== JK ==
Design mult32x32, start of the top module:
module mult32x32 (
    input logic clk,             
    input logic reset,           
    input logic start,           
    input logic [31:0] a,        
    input logic [31:0] b,        
    output logic busy,           
    output logic [63:0] product  
);
logic [1:0] a_sel;
logic b_sel;
logic [2:0] shift_sel;
logic upd_prod;
logic clr_prod;
mult32x32_fsm fsm(
	.clk(clk),
	.reset(reset),
	.start(start),
	.busy(busy),
	.a_sel(a_sel),
	.b_sel(b_sel),
	.shift_sel(shift_sel),
	.upd_prod(upd_prod),
	.clr_prod(clr_prod)
);
mult32x32_arith arith(
	.clk(clk),
	.reset(reset),
	.a(a),
	.b(b),
	.a_sel(a_sel),
	.b_sel(b_sel),
	.shift_sel(shift_sel),
	.upd_prod(upd_prod),
	.clr_prod(clr_prod),
	.product(product)
);
endmodule
Settings: LEC_CHECK=0, CAP_MARGIN=20, CORE_MARGIN=2, CORE_UTILIZATION=65, CTS_CLUSTER_DIAMETER=98, SLEW_MARGIN=20; clock period 8.63 ns.
run.sh (not shown) runs the stock make flow with config.mk's settings and CLKGATE_MAP_FILE=.
The log for JK ends in clock tree synthesis with error DPL-0038, so the run never completed.
diff inputs: JK => MS
- clearing CTS_CLUSTER_DIAMETER, which used to be 98
- swapping 65 for 62 in CORE_UTILIZATION
- swapping 8.63 for 11.5 in the clock period (ns, I/O delays scaled along)
Notes after the runs:
- MS completed every stage of the flow, and the final layout passed the timing, design-rule and antenna checks.
- Going from JK to MS, cell total after placement now sits lower; die area +4.7%.
- Compared with JK, in MS half-perimeter wire length after detailed placement down about 27%; final weighted congestion in routability-driven placement now sits lower; placement row count +about 2%.
Inputs modified between MS and AL:
- putting ABC_AREA at 1 where nothing was set
- swapping 62 for 72 in CORE_UTILIZATION
- swapping 11.5 for 4.7 in the clock period (ns, I/O delays scaled along)
==> results <==
Compared with MS, in AL count of standard-cell rows lower; synthesized area per cell decreased by 1.4 um^2 relative to the old numbers; global placer's final weighted congestion now larger.
Between MS and AL, the flow reports die size decreasing by a few percent.
Per the comparison of AL with MS, number of cells produced by synthesis picked up an extra 529, fraction of registers with async set/reset about even.
Delta(count of different cell masters after synthesis, AL - MS) < 0
MS closes out successfully: all stages finished, all timing, DRC and antenna checks passed.
Status(AL) = ERROR, stage = detailed placement
Compared with MS, AL shows area after synthesis that has gone up by more than 10%.
--- input diff AL..TR ---
- ABC_AREA: 1 -> unset
- CORE_UTILIZATION: 72 -> 40
- the clock period (ns, I/O delays scaled along): 4.7 -> 11.0
## What came out
- TR went all the way through synthesis, placement and routing and the layout is clean on timing, DRC and antenna.
- TR vs AL, area fraction in mux cells went up by 1.5 points.
- When the final numbers for AL and TR were put side by side, the width of the die turned out to be smaller in AL.
- NOTE synthesized cell count AL->TR decreased by more than a quarter
- The core box area reported for TR is greater than that of AL by 64%.
- Against AL as the reference, TR delivers a lower combined area of all synthesized cells.

Setup of run 1:
Starting RTL as in the previous note.
Settings: LEC_CHECK=0, CAP_MARGIN=20, CORE_MARGIN=2, CORE_UTILIZATION=62, CTS_CLUSTER_DIAMETER=385, CTS_CLUSTER_SIZE=96, PLACE_DENSITY=0.4, SLEW_MARGIN=20, TNS_END_PERCENT=10; clock period 7.15 ns.
Run status, run 1: aborted in clock tree synthesis, error DPL-0033
For run 2, these inputs were changed with respect to run 1:
Settings: PLACE_DENSITY removed (was 0.4); CORE_UTILIZATION changed from 62 to 36; CTS_CLUSTER_DIAMETER removed (was 385); TNS_END_PERCENT removed (was 10); CTS_CLUSTER_SIZE removed (was 96); the clock period (ns, I/O delays scaled along) changed from 7.15 to 11.0.
### Flow results
Run 2: all stages complete, timing, DRC and antenna checks passed. Seen in the log of run 1: DPL-0033 during clock tree synthesis, after which the run never completed. Run 1 -> run 2: xor-xnor portion of the synthesized cell area delta 0, exact match. Looking at estimated wirelength of the detail-placed design, run 2 sits 6400 um lower than run 1 does. On die width: run 2 sits above run 1. Status: synthesized cell count parity (run 1, run 2). Diff run 1..run 2 | total standard cell area after synthesis | unchanged. Die area: run 2 vs run 1 up 70%.
Input changes introduced in run 3 (baseline for comparison: run 2):
Settings: swapping 36 for 62 in CORE_UTILIZATION; putting PLACE_DENSITY at 0.4 where nothing was set; swapping 11.0 for 10.4 in the clock period (ns, I/O delays scaled along).
==> results <==
Largest fanout of any net on the critical path (run 3 over run 2): increase, 5
arith.product[55]$_DFFE_PP0P_ as the timing endpoint of the critical path was reported by run 2, and arith.product[62]$_DFFE_PP0P_ by run 3.
On run 3: count of cell instances traversed by the critical path is 5 higher than what run 2 gave.
Placed wire-length estimate after detailed placement improves in run 3 relative to run 2.
Diff run 2..run 3 | worst stage delay on the critical path | negligible
Here is what was changed in the inputs of run 4 compared with run 3.
Settings: PLACE_DENSITY: 0.4 -> unset; the clock period (ns, I/O delays scaled along): 10.4 -> 5.3.
==> comparison <==
Placed wire-length estimate after detailed placement: run 4 and run 3 compared, lower one is run 3
Summary of run 4 over run 3: yosys stat cell total comparable, area share of and-or/or-and cells after synthesis comparable.
Of run 4 and run 3, only run 4 fails to finish with a clean layout.
## Diff of input files: run 5 against run 4
Settings: TNS_END_PERCENT newly set to 15; CORE_UTILIZATION changed from 62 to 50; the clock period (ns, I/O delays scaled along) changed from 5.3 to 8.16.
### Flow results
- Comparing run 4 and run 5, total half-perimeter wirelength after legalization and detailed placement is higher on run 4.
- Number of cells in the design after placement is lower on run 4
- From run 5 to run 4, number of enable flip-flop cells did not move at all.
- Summary of run 5 over run 4: adder and majority gate portion of the synthesized area flat, horizontal die dimension went up by 11%.
- Relative to run 4, run 5 improves pre-CTS setup slack.
- Per the comparison of run 5 with run 4, die area went up 23%, area fraction in mux cells stayed essentially flat, final weighted congestion in routability-driven placement lost 9.8%, yosys synthesis chip area held steady.
- Run 5: all stages done; final checks FAILED (negative setup slack).
